==> fjord <==
// sensor_if
module sensor_if(input sens_active,reset,clk,output passed);
==> flow/config.mk <==
export PLATFORM = sky130hd
export DESIGN_NAME = sensor_if
export DESIGN_NICKNAME = sensor_if
export VERILOG_FILES = /design/flow/design.v
export SDC_FILE = /design/flow/constraint.sdc
export NUM_CORES = 4
export LEC_CHECK = 0
export CAP_MARGIN = 20
export CORE_MARGIN = 2
export CORE_UTILIZATION = 40
export SLEW_MARGIN = 20
==> flow/constraint.sdc <==
create_clock -name core_clock -period 2.57 [get_ports {clk}]
set_input_delay 0.5140 -clock core_clock [delete_from_list [all_inputs] [get_ports {clk}]]
set_output_delay 0.5140 -clock core_clock [all_outputs]
set_load 0.01 [all_outputs]
run.sh (not shown) runs the stock make flow with config.mk's settings and CLKGATE_MAP_FILE=.
==> inputs of zinc, as changes to fjord <==
Settings changed: ABC_AREA set to 1, CORE_UTILIZATION 40 to 72, CTS_CLUSTER_DIAMETER set to 292, CTS_CLUSTER_SIZE set to 10, PLACE_DENSITY_LB_ADDON set to 0.01, SETUP_SLACK_MARGIN set to 0.08.
==> flow/constraint.sdc (replaced) <==
create_clock -name core_clock -period 1.45 [get_ports {clk}]
set_input_delay 0.2900 -clock core_clock [delete_from_list [all_inputs] [get_ports {clk}]]
set_output_delay 0.2900 -clock core_clock [all_outputs]
set_load 0.01 [all_outputs]
==> notes <==
fjord finished clean. zinc passed the timing, design-rule and antenna checks. Against fjord, the register-to-register slack of zinc is worse by 0.99 ns. In zinc the wire length is larger than in fjord, by 140%. Against fjord, the area after synthesis of zinc is higher by 70%. Cell area: fjord is lower than zinc (43%). In zinc the sequential power is larger than in fjord, by 99%. Against fjord, the worst setup slack of zinc is lower by 0.63 ns.
==> figures <==
quantity                                                             fjord        zinc
Critical Path Fanout Max                                                 2          24
Clock net power                                                  0.00366 W   0.00636 W
Result of the run                         no timing/DRC/antenna violations  no timing/DRC/antenna violations
Standard-cell rows                                                      55          54
DR iter-0 viols                                                        593        1789
Chip width                                                          156 um      152 um
Cell count in the Yosys report                                        1143        2811
Average detailed-routed wire length per instance                   12.1 um     13.6 um
Die extent in y                                                     156 um      152 um
FF+latch area                                                     5140 um2    5150 um2
Sequential fraction of total cell area                               0.500       0.287
Synth Seq Share                                                      0.554       0.325
Area share of the leading cell type in the synthesized netlist       0.554       0.325

========
==> inputs of run Z <==
==> flow/design.v <==
module sensor_if(input sens_active,reset,clk,output passed);
reg [255-1:0] shift_reg;
reg compleated,uninterupted;
  always @(posedge clk) begin
  if(~reset && sens_active && ~uninterupted)begin
      shift_reg <= {shift_reg[255-2:0], sens_active};
      if(shift_reg[255-1])begin
        uninterupted = 1;
        shift_reg <= 0;
      end
    end  
    if(~reset && uninterupted && ~sens_active)begin
      shift_reg <= {shift_reg[255-2:0], ~sens_active};
    end if(uninterupted && shift_reg[255-1] && ~sens_active) begin
      compleated = 1;
    end
    if(reset) begin
      shift_reg <= 0;
      compleated = 0;
      uninterupted = 0;
    end
  end
  assign passed = compleated;
endmodule
==> flow/run.sh <==
#!/bin/bash
# the make line also repeats each setting of config.mk as NAME=value (left out here)
make -C /OpenROAD-flow-scripts/flow DESIGN_CONFIG=/design/flow/config.mk WORK_HOME=/design/flow/orfs CLKGATE_MAP_FILE= finish
==> flow/config.mk <==
export PLATFORM = sky130hd
export DESIGN_NAME = sensor_if
export DESIGN_NICKNAME = sensor_if
export VERILOG_FILES = /design/flow/design.v
export SDC_FILE = /design/flow/constraint.sdc
export NUM_CORES = 4
export LEC_CHECK = 0
export ABC_AREA = 1
export CAP_MARGIN = 0
export CELL_PAD_IN_SITES_DETAIL_PLACEMENT = 0
export CELL_PAD_IN_SITES_GLOBAL_PLACEMENT = 3
export CORE_ASPECT_RATIO = 1.41
export CORE_MARGIN = 4
export CORE_UTILIZATION = 17
export CTS_CLUSTER_DIAMETER = 23
export CTS_CLUSTER_SIZE = 35
export GPL_ROUTABILITY_DRIVEN = 1
export GPL_TIMING_DRIVEN = 0
export HOLD_SLACK_MARGIN = 0.09
export MAX_ROUTING_LAYER = met4
export MIN_ROUTING_LAYER = met2
export PLACE_DENSITY = 0.5
export SETUP_SLACK_MARGIN = 0.24
export SLEW_MARGIN = 0
export TNS_END_PERCENT = 75
==> flow/constraint.sdc <==
create_clock -name core_clock -period 1.48 [get_ports {clk}]
set_input_delay 0.2960 -clock core_clock [delete_from_list [all_inputs] [get_ports {clk}]]
set_output_delay 0.2960 -clock core_clock [all_outputs]
set_load 0.01 [all_outputs]
==> run E (differences from run Z) <==
Settings changed: ABC_AREA 1 to 0, CELL_PAD_IN_SITES_DETAIL_PLACEMENT 0 to 1, CELL_PAD_IN_SITES_GLOBAL_PLACEMENT 3 to unset, CORE_MARGIN 4 to 3, CTS_CLUSTER_SIZE 35 to 26, HOLD_SLACK_MARGIN 0.09 to unset, MAX_ROUTING_LAYER met4 to met5, MIN_ROUTING_LAYER met2 to unset, PLACE_DENSITY 0.5 to 0.67, SETUP_SLACK_MARGIN 0.24 to unset, TNS_END_PERCENT 75 to 80.
==> run X (differences from run Z) <==
Settings changed: CAP_MARGIN 0 to 20, CELL_PAD_IN_SITES_DETAIL_PLACEMENT 0 to unset, CELL_PAD_IN_SITES_GLOBAL_PLACEMENT 3 to unset, CORE_ASPECT_RATIO 1.41 to unset, CORE_MARGIN 4 to 2, CORE_UTILIZATION 17 to 72, CTS_CLUSTER_DIAMETER 23 to unset, CTS_CLUSTER_SIZE 35 to unset, GPL_ROUTABILITY_DRIVEN 1 to unset, GPL_TIMING_DRIVEN 0 to unset, HOLD_SLACK_MARGIN 0.09 to unset, MAX_ROUTING_LAYER met4 to unset, MIN_ROUTING_LAYER met2 to unset, PLACE_DENSITY 0.5 to unset, SETUP_SLACK_MARGIN 0.24 to unset, SLEW_MARGIN 0 to 20, TNS_END_PERCENT 75 to unset.
==> flow/constraint.sdc (replaced) <==
create_clock -name core_clock -period 1.45 [get_ports {clk}]
set_input_delay 0.2900 -clock core_clock [delete_from_list [all_inputs] [get_ports {clk}]]
set_output_delay 0.2900 -clock core_clock [all_outputs]
set_load 0.01 [all_outputs]
==> summary.txt <==
Notes on the physical design

The run finished with no timing, DRC or antenna violations. Entering global routing, the biggest net connects 86 pins. The worst hold endpoint is uninterupted$_SDFF_PP0_.

The number of multi-input combinational cells in the layout is 2,041.
That was run X.
==> summary.txt <==
Notes on the physical design

The final design was reported to hold multi-input combinational gates totalling 772. The flow ran to the end, but the layout failed its checks. The number of setup violations in the final report is 101. The checks that failed: setup timing.

The smallest setup slack after layout is -174 ps.
That was run E.
==> summary.txt <==
Notes on the physical design

The run finished, with violations left. After detailed routing, the number of remaining DRC violations is 1. Entering global routing, the biggest net connects 17 pins. The smallest setup slack after layout is -29.1 ps.

A clean result was blocked by DRC, setup timing. The final timing report counts setup violations totalling 20.
That was run Z.
Power is estimated from default activity; no workload was simulated.
